==> build 53 <==
## AuctionSearch
module AuctionSearch(
  input         clock,
  input         reset,
  output        io_rewardIn_0_ready,
  input         io_rewardIn_0_valid,
  input  [7:0]  io_rewardIn_0_reward,
  input  [10:0] io_rewardIn_0_idx,
  input         io_rewardIn_0_last,
  output [10:0] io_agentIdx_0,
  input  [7:0]  io_price_0,
  output        io_rewardIn_1_ready,
  input         io_rewardIn_1_valid,
  input  [7:0]  io_rewardIn_1_reward,
  input  [10:0] io_rewardIn_1_idx,
  output [10:0] io_agentIdx_1,
  input  [7:0]  io_price_1,
  output        io_rewardIn_2_ready,
  input         io_rewardIn_2_valid,
  input  [7:0]  io_rewardIn_2_reward,
  input  [10:0] io_rewardIn_2_idx,
  output [10:0] io_agentIdx_2,
  input  [7:0]  io_price_2,
  output        io_rewardIn_3_ready,
  input         io_rewardIn_3_valid,
  input  [7:0]  io_rewardIn_3_reward,
  input  [10:0] io_rewardIn_3_idx,
  output [10:0] io_agentIdx_3,
  input  [7:0]  io_price_3,
  output        io_rewardIn_4_ready,
  input         io_rewardIn_4_valid,
  input  [7:0]  io_rewardIn_4_reward,
  input  [10:0] io_rewardIn_4_idx,
  output [10:0] io_agentIdx_4,
  input  [7:0]  io_price_4,
  output        io_rewardIn_5_ready,
  input         io_rewardIn_5_valid,
  input  [7:0]  io_rewardIn_5_reward,
  input  [10:0] io_rewardIn_5_idx,
  output [10:0] io_agentIdx_5,
  input  [7:0]  io_price_5,
  output        io_rewardIn_6_ready,
  input         io_rewardIn_6_valid,
  input  [7:0]  io_rewardIn_6_reward,
  input  [10:0] io_rewardIn_6_idx,
  output [10:0] io_agentIdx_6,
  input  [7:0]  io_price_6,
  output        io_rewardIn_7_ready,
  input         io_rewardIn_7_valid,
  input  [7:0]  io_rewardIn_7_reward,
  input  [10:0] io_rewardIn_7_idx,
  output [10:0] io_agentIdx_7,
  input  [7:0]  io_price_7,
  input         io_resultOut_ready,
  output        io_resultOut_valid,
  output [10:0] io_resultOut_winner,
  output [7:0]  io_resultOut_bid
);
  wire        pe0_valid;
  ...
make LEC_CHECK=0 ABC_AREA=0 CAP_MARGIN=20 CELL_PAD_IN_SITES_GLOBAL_PLACEMENT=1 CORE_ASPECT_RATIO=0.64 CORE_MARGIN=3 CORE_UTILIZATION=33 CTS_CLUSTER_SIZE=68 GPL_TIMING_DRIVEN=1 HOLD_SLACK_MARGIN=0.02 MAX_ROUTING_LAYER=met4 PLACE_DENSITY_LB_ADDON=0.06 SETUP_SLACK_MARGIN=-0.3 SLEW_MARGIN=15 finish   # period 3.14 ns
run.sh (not shown) runs the stock make flow with config.mk's settings and CLKGATE_MAP_FILE=.
==> build 95: changes against build 53 <==
ABC_AREA = not set   (was 0)
CAP_MARGIN = 25   (was 20)
CELL_PAD_IN_SITES_GLOBAL_PLACEMENT = not set   (was 1)
CORE_ASPECT_RATIO = not set   (was 0.64)
CORE_MARGIN = 2   (was 3)
CORE_UTILIZATION = 68   (was 33)
CTS_CLUSTER_SIZE = not set   (was 68)
GPL_ROUTABILITY_DRIVEN = 1   (was not set)
GPL_TIMING_DRIVEN = not set   (was 1)
HOLD_SLACK_MARGIN = not set   (was 0.02)
MIN_ROUTING_LAYER = met1   (was not set)
PLACE_DENSITY_LB_ADDON = not set   (was 0.06)
SETUP_SLACK_MARGIN = not set   (was -0.3)
SLEW_MARGIN = 20   (was 15)
TNS_END_PERCENT = 70   (was not set)
==> flow/constraint.sdc (replaced) <==
create_clock -name core_clock -period 2.98 [get_ports {clock}]
set_input_delay 0.5960 -clock core_clock [delete_from_list [all_inputs] [get_ports {clock}]]
set_output_delay 0.5960 -clock core_clock [all_outputs]
set_load 0.01 [all_outputs]
==> trial 59: changes against build 53 <==
ABC_AREA = not set   (was 0)
CELL_PAD_IN_SITES_DETAIL_PLACEMENT = 1   (was not set)
CORE_ASPECT_RATIO = not set   (was 0.64)
CORE_MARGIN = 2   (was 3)
CORE_UTILIZATION = 40   (was 33)
CTS_CLUSTER_SIZE = not set   (was 68)
GPL_TIMING_DRIVEN = not set   (was 1)
HOLD_SLACK_MARGIN = -0.05   (was 0.02)
MAX_ROUTING_LAYER = not set   (was met4)
MIN_ROUTING_LAYER = met2   (was not set)
PLACE_DENSITY_LB_ADDON = not set   (was 0.06)
SETUP_SLACK_MARGIN = 0.84   (was -0.3)
SLEW_MARGIN = 35   (was 15)
==> flow/constraint.sdc (replaced) <==
create_clock -name core_clock -period 4.0 [get_ports {clock}]
set_input_delay 0.8000 -clock core_clock [delete_from_list [all_inputs] [get_ports {clock}]]
set_output_delay 0.8000 -clock core_clock [all_outputs]
set_load 0.01 [all_outputs]
==> notes <==
In build 53 the hold slack is worse than in trial 59, by 0.14 ns. Of trial 59 and build 95, build 95 has the higher clock power (gap about 18%, measured against build 95). Via count, highest first: trial 59, build 95, build 53. Wire length: build 95 < build 53 < trial 59. Against build 95, the combinational power of build 53 is lower by 16%. Build 95 finished with negative setup slack left. Build 53 finished but fails on negative setup slack. Trial 59 finished with timing, DRC and antenna clean. Clock skew: build 53 is higher than trial 59 (0.010 ns). Synthesized cell count is the same in trial 59 and build 95.
==> figures <==
| quantity | trial 59 | build 95 | build 53 |
|---|---|---|---|
| P_leak | 24.3 nW | 25.9 nW | 25.2 nW |
| Max rail drop VDD | 0.388 mV | 0.517 mV | 0.425 mV |
| Global routing met1 resource utilization | 0 | 0.526 | 0.352 |
| Initial drt markers | 7739 | 5709 | 3022 |
| Routed length on met1 | 0 um | 63100 um | 92900 um |
| GR Layer Usage met3 | 0.555 | 0.0524 | 0.0351 |
| Worst hold slack | 0.443 ns | 0.406 ns | 0.308 ns |
| Inserted tap cell count | 1612 | 940 | 1921 |
| Run status | finished clean | complete, but fails checks | complete, but fails checks |
| Reasons for failing layout checks | - | negative setup slack | negative setup slack |
| Combinational group share of total power | 0.156 | 0.164 | 0.145 |
| Total number of multi-input combinational cells | 4429 | 4426 | 4427 |
| Setup violators final | 0 | 77 | 157 |
| DIE AREA | 124000 um^2 | 73200 um^2 | 151000 um^2 |
| Number of search-and-repair iterations in the first detailed-routing pass | 8 | 9 | 5 |
| Crit. Startpoint | search.slast_runningWinner_oldPrice[0] | search.compRegs_0_5_benefit[1] | search.slast_runningWinner_runningBid[0] |

---

==> inputs of build 65 <==
Starting RTL as in the previous note.
make LEC_CHECK=0 ABC_AREA=1 CAP_MARGIN=20 CORE_ASPECT_RATIO=0.9 CORE_MARGIN=2 CORE_UTILIZATION=72 CTS_CLUSTER_DIAMETER=249 MAX_ROUTING_LAYER=met4 PLACE_DENSITY_LB_ADDON=0.02 SETUP_SLACK_MARGIN=0.16 SLEW_MARGIN=20 TNS_END_PERCENT=40 finish   # period 2.15 ns
==> inputs of build 14, as changes to build 65 <==
==> flow/config.mk (replaced) <==
export PLATFORM = sky130hd
export DESIGN_NAME = AuctionSearch
export DESIGN_NICKNAME = AuctionSearch
export VERILOG_FILES = /design/flow/design.v
export SDC_FILE = /design/flow/constraint.sdc
export NUM_CORES = 4
export LEC_CHECK = 0
export CAP_MARGIN = 20
export CORE_MARGIN = 2
export CORE_UTILIZATION = 40
export HOLD_SLACK_MARGIN = -0.05
export MIN_ROUTING_LAYER = met2
export SLEW_MARGIN = 35
==> flow/constraint.sdc (replaced) <==
create_clock -name core_clock -period 4.0 [get_ports {clock}]
set_input_delay 0.8000 -clock core_clock [delete_from_list [all_inputs] [get_ports {clock}]]
set_output_delay 0.8000 -clock core_clock [all_outputs]
set_load 0.01 [all_outputs]
==> inputs of trial 55, as changes to build 65 <==
==> flow/config.mk (replaced) <==
export PLATFORM = sky130hd
export DESIGN_NAME = AuctionSearch
export DESIGN_NICKNAME = AuctionSearch
export VERILOG_FILES = /design/flow/design.v
export SDC_FILE = /design/flow/constraint.sdc
export NUM_CORES = 4
export LEC_CHECK = 0
export CAP_MARGIN = 20
export CORE_MARGIN = 2
export CORE_UTILIZATION = 40
export PLACE_DENSITY = 0.6
export SETUP_SLACK_MARGIN = 0.42
export SLEW_MARGIN = 20
==> flow/constraint.sdc (replaced) <==
create_clock -name core_clock -period 3.8 [get_ports {clock}]
set_input_delay 0.7600 -clock core_clock [delete_from_list [all_inputs] [get_ports {clock}]]
set_output_delay 0.7600 -clock core_clock [all_outputs]
set_load 0.01 [all_outputs]
==> inputs of trial 81, as changes to build 65 <==
==> flow/config.mk (replaced) <==
export PLATFORM = sky130hd
export DESIGN_NAME = AuctionSearch
export DESIGN_NICKNAME = AuctionSearch
export VERILOG_FILES = /design/flow/design.v
export SDC_FILE = /design/flow/constraint.sdc
export NUM_CORES = 4
export LEC_CHECK = 0
export CAP_MARGIN = 20
export CORE_MARGIN = 2
export CORE_UTILIZATION = 70
export CTS_CLUSTER_SIZE = 52
export SETUP_SLACK_MARGIN = 0.31
export SLEW_MARGIN = 20
==> flow/constraint.sdc (replaced) <==
create_clock -name core_clock -period 3.25 [get_ports {clock}]
set_input_delay 0.6500 -clock core_clock [delete_from_list [all_inputs] [get_ports {clock}]]
set_output_delay 0.6500 -clock core_clock [all_outputs]
set_load 0.01 [all_outputs]
==> qor summary <==
metric	trial 81	build 65	build 14	trial 55
Status	finished with violations	stopped before the end	timing/DRC/antenna clean	timing/DRC/antenna clean
Failing step	-	global routing	-	-
Layout check failures	setup timing	-	-	-
Group with the largest share of power	registers	-	registers	registers
Multiplexer share of the synthesized area	3.42%	0%	3.42%	3.42%
HP Start	pes_1.s3_oldPrice[1]	-	pes_7.s3_oldPrice[5]	pes_5.s3_oldPrice[5]
Terminating pin of the worst hold path	pes_1.s3_oldPrice[1]	-	search.compRegs_0_7_oldPrice[5]	search.compRegs_0_5_oldPrice[5]
CP max stage cell	sky130_fd_sc_hd__nor2_1	-	sky130_fd_sc_hd__fa_1	sky130_fd_sc_hd__fa_2
TritonCTS clock tree	built	-	built	built
Flop area	0.0201 sq mm	-	0.0200 sq mm	0.0200 sq mm
Core area	0.0685 sq mm	0.0702 sq mm	0.120 sq mm	0.120 sq mm
Clock tree buffer count of the final layout	136	-	159	156
Flip-flops	998	-	998	998
Post-Synth AOI/OAI Area	19.2%	20.5%	19.2%	19.2%
Remaining routing DRC violations	0	-	0	0
Category of the worst setup path launch point	flop	-	flop	flop
Largest contributor to cell area by class	logic gates	-	logic gates	logic gates
Filler cell count	3235	-	11947	11756
Capturing point of the worst reg2reg path	search.compRegs_3_0_runningBid[1]	-	search.compRegs_1_0_runningBid[2]	search.compRegs_3_0_runningBid[0]
Synth Area in Simple Gates	19.1%	21.1%	19.1%	19.1%
Period utilisation layout	137%	-	96.3%	92.3%
Weighted congestion at the end of routability-driven global placement	0.936	0.968	0.959	0.912
Remaining number of nets flagged by the antenna check after routing	0	-	0	0
Die X-Extent	267 um	285 um	352 um	352 um
Total internal power	21.9 mW	-	17.6 mW	18.6 mW
Warning total across the stage logs	116	-	100	98

---

==> job 9476: inputs <==
Starting RTL as in the previous note.
make LEC_CHECK=0 ABC_AREA=1 CAP_MARGIN=20 CORE_MARGIN=2 CORE_UTILIZATION=72 CTS_CLUSTER_DIAMETER=249 PLACE_DENSITY=0.6 SLEW_MARGIN=20 finish   # period 2.72 ns
==> inputs of job 6153, as changes to job 9476 <==
- ABC_AREA: 1 -> not set
- CORE_UTILIZATION: 72 -> 71
- CTS_CLUSTER_DIAMETER: 249 -> not set
- CTS_CLUSTER_SIZE: not set -> 33
- PLACE_DENSITY: 0.6 -> not set
- SETUP_SLACK_MARGIN: not set -> 0.6
==> flow/constraint.sdc (replaced) <==
create_clock -name core_clock -period 2.11 [get_ports {clock}]
set_input_delay 0.4220 -clock core_clock [delete_from_list [all_inputs] [get_ports {clock}]]
set_output_delay 0.4220 -clock core_clock [all_outputs]
set_load 0.01 [all_outputs]
==> results <==
Job 9476 produced a layout that fails on negative setup slack. Job 6153 stopped in global routing.
In job 6153 the synthesized cell count is smaller than in job 9476, by about 16%.
Synthesized area: job 6153 is lower than job 9476 (5.6%).
Against job 6153, the die area of job 9476 is higher by 4.4%.

---

==> job 1489: inputs <==
Starting RTL as in the previous note.
clock: 2.11 ns
lec_check: 0
abc_area: 1
cap_margin: 0
core_margin: 2
core_utilization: 68
gpl_routability_driven: 1
hold_slack_margin: 0.3
max_routing_layer: met4
min_routing_layer: met1
slew_margin: 20
tns_end_percent: 70
==> job 7745 (differences from job 1489) <==
==> flow/config.mk (replaced) <==
export PLATFORM = sky130hd
export DESIGN_NAME = AuctionSearch
export DESIGN_NICKNAME = AuctionSearch
export VERILOG_FILES = /design/flow/design.v
export SDC_FILE = /design/flow/constraint.sdc
export NUM_CORES = 4
export LEC_CHECK = 0
export CAP_MARGIN = 20
export CORE_MARGIN = 2
export CORE_UTILIZATION = 71
export SETUP_SLACK_MARGIN = 0.6
export SLEW_MARGIN = 20
==> job 3655 (differences from job 1489) <==
==> flow/config.mk (replaced) <==
export PLATFORM = sky130hd
export DESIGN_NAME = AuctionSearch
export DESIGN_NICKNAME = AuctionSearch
export VERILOG_FILES = /design/flow/design.v
export SDC_FILE = /design/flow/constraint.sdc
export NUM_CORES = 4
export LEC_CHECK = 0
export CAP_MARGIN = 20
export CORE_MARGIN = 2
export CORE_UTILIZATION = 40
export PLACE_DENSITY = 0.6
export SLEW_MARGIN = 20
==> flow/constraint.sdc (replaced) <==
create_clock -name core_clock -period 3.8 [get_ports {clock}]
set_input_delay 0.7600 -clock core_clock [delete_from_list [all_inputs] [get_ports {clock}]]
set_output_delay 0.7600 -clock core_clock [all_outputs]
set_load 0.01 [all_outputs]
==> run summary <==
post-cts sizing count -> 12
Post-DP Area -> 53500 um^2
status -> timing/DRC/antenna clean
placed cells -> 7801
the above is filed under job 3655

==> run summary <==
post-cts sizing count -> 698
placed cells -> 8812
Post-DP Area -> 59390 um^2
status -> did not finish
Failed at -> 5_1_grt
top cells by count -> nand2_1, dfxtp_1, o21ai_0
Root Driver -> clkbuf_16
syn avg cell area -> 7.006 um^2
the above is filed under job 1489

==> run summary <==
status -> did not finish
Failed at -> 5_1_grt
error msg -> [ERROR GRT-0116] Global routing finished with congestion. Check the congestion regions in the DRC Viewer.
placed cells -> 7723
Post-DP Area -> 59410 um^2
post-cts sizing count -> 518
the above is filed under job 7745


---

==> tundra: inputs <==
AuctionSearch again, from the RTL that the note above started with.
==> flow/design.v (excerpt) <==
module AuctionSearch(
  input         clock,
  input         reset,
  output        io_rewardIn_0_ready,
  input         io_rewardIn_0_valid,
  input  [7:0]  io_rewardIn_0_reward,
  input  [10:0] io_rewardIn_0_idx,
  input         io_rewardIn_0_last,
  output [10:0] io_agentIdx_0,
  input  [7:0]  io_price_0,
  output        io_rewardIn_1_ready,
  input         io_rewardIn_1_valid,
  input  [7:0]  io_rewardIn_1_reward,
  input  [10:0] io_rewardIn_1_idx,
  output [10:0] io_agentIdx_1,
  input  [7:0]  io_price_1,
  output        io_rewardIn_2_ready,
  input         io_rewardIn_2_valid,
  input  [7:0]  io_rewardIn_2_reward,
  input  [10:0] io_rewardIn_2_idx,
  output [10:0] io_agentIdx_2,
  input  [7:0]  io_price_2,
  output        io_rewardIn_3_ready,
  input         io_rewardIn_3_valid,
  input  [7:0]  io_rewardIn_3_reward,
  input  [10:0] io_rewardIn_3_idx,
  output [10:0] io_agentIdx_3,
  input  [7:0]  io_price_3,
  output        io_rewardIn_4_ready,
  input         io_rewardIn_4_valid,
  input  [7:0]  io_rewardIn_4_reward,
  input  [10:0] io_rewardIn_4_idx,
  output [10:0] io_agentIdx_4,
  input  [7:0]  io_price_4,
  output        io_rewardIn_5_ready,
  input         io_rewardIn_5_valid,
  input  [7:0]  io_rewardIn_5_reward,
  input  [10:0] io_rewardIn_5_idx,
  output [10:0] io_agentIdx_5,
  input  [7:0]  io_price_5,
  output        io_rewardIn_6_ready,
  input         io_rewardIn_6_valid,
  input  [7:0]  io_rewardIn_6_reward,
  input  [10:0] io_rewardIn_6_idx,
  output [10:0] io_agentIdx_6,
  input  [7:0]  io_price_6,
  output        io_rewardIn_7_ready,
  input         io_rewardIn_7_valid,
  input  [7:0]  io_rewardIn_7_reward,
  input  [10:0] io_rewardIn_7_idx,
  output [10:0] io_agentIdx_7,
  input  [7:0]  io_price_7,
  input         io_resultOut_ready,
  output        io_resultOut_valid,
  output [10:0] io_resultOut_winner,
  output [7:0]  io_resultOut_bid
);
Settings: LEC_CHECK=0, CAP_MARGIN=20, CORE_MARGIN=2, CORE_UTILIZATION=70, CTS_CLUSTER_SIZE=35, PLACE_DENSITY=0.6, SETUP_SLACK_MARGIN=0.61, SLEW_MARGIN=20; clock period 4.0 ns.
==> raven (differences from tundra) <==
Settings changed: CAP_MARGIN 20 to 25, CELL_PAD_IN_SITES_DETAIL_PLACEMENT set to 1, CELL_PAD_IN_SITES_GLOBAL_PLACEMENT set to 1, CORE_UTILIZATION 70 to 72, CTS_CLUSTER_DIAMETER set to 89, CTS_CLUSTER_SIZE 35 to 88, HOLD_SLACK_MARGIN set to -0.05, MIN_ROUTING_LAYER set to met1, PLACE_DENSITY 0.6 to unset, SETUP_SLACK_MARGIN 0.61 to 0.84, SLEW_MARGIN 20 to 35.
==> willow (differences from tundra) <==
Settings changed: CAP_MARGIN 20 to 25, CTS_CLUSTER_SIZE 35 to unset, GPL_ROUTABILITY_DRIVEN set to 0, HOLD_SLACK_MARGIN set to 0.11, MAX_ROUTING_LAYER set to met4, MIN_ROUTING_LAYER set to met1, PLACE_DENSITY 0.6 to unset, SETUP_SLACK_MARGIN 0.61 to unset, TNS_END_PERCENT set to 25.
==> flow/constraint.sdc (replaced) <==
create_clock -name core_clock -period 4.56 [get_ports {clock}]
set_input_delay 0.9120 -clock core_clock [delete_from_list [all_inputs] [get_ports {clock}]]
set_output_delay 0.9120 -clock core_clock [all_outputs]
set_load 0.01 [all_outputs]
==> results <==
Outcome: tundra finished with violations; willow complete, no violations; raven aborted with a tool error
Failing step: tundra -; willow -; raven 3_1_place_gp_skip_io
Layout check failures: tundra setup timing; willow -; raven -
Register clock-pin slew on the reported worst setup and hold paths: tundra 0.07 ns; willow 0.06 ns; raven -
Relative area of clock buffers and inverters in the final design: tundra 5.92%; willow 6.25%; raven -
Number of setup violations in the final report: tundra 2; willow 0; raven -
Clock tree sinks: tundra 998; willow 998; raven -
TritonRoute pass-1 iters: tundra 8; willow 6; raven -
Library cell used as clock root buffer: tundra sky130_fd_sc_hd__clkbuf_16; willow sky130_fd_sc_hd__clkbuf_16; raven -
H-tree levels: tundra 3; willow 3; raven -
Flip-flop and latch share of the layout cell area: tundra 34.3%; willow 36.0%; raven -
Relative area change from synthesis to final layout: tundra 21.2%; willow 14.8%; raven -
Slowest cell on crit path: tundra sky130_fd_sc_hd__xnor2_1; willow sky130_fd_sc_hd__clkdlybuf4s50_1; raven -
Minimum setup slack after placement: tundra 0.260 ns; willow 0.581 ns; raven -
Final cell count without fillers: tundra 7342; willow 7200; raven -
Cell area after layout: tundra 0.0585 mm²; willow 0.0555 mm²; raven -
Sum of internal, switching and leakage power: tundra 23.9 mW; willow 20.4 mW; raven -
Top sig layer: tundra met5; willow met4; raven -
Hold crit path type: tundra register to register; willow register to register; raven -
Data-path buffer share of cell area in the final layout: tundra 9.54%; willow 7.44%; raven -
Length in cells of the worst reg-to-reg path: tundra 13; willow 16; raven -
Net switching power: tundra 6.40 mW; willow 5.20 mW; raven -
Maximum fanout along the worst path: tundra 10; willow 7; raven -
Die width: tundra 267 µm; willow 267 µm; raven 263 µm
RR Startpoint: tundra search.compRegs_1_1_benefit[5]; willow search.compRegs_0_5_benefit[0]; raven -
Global routing's busiest layer: tundra met2; willow met2; raven -
Power figures rest on the tool's default switching activity, not on a simulated workload.
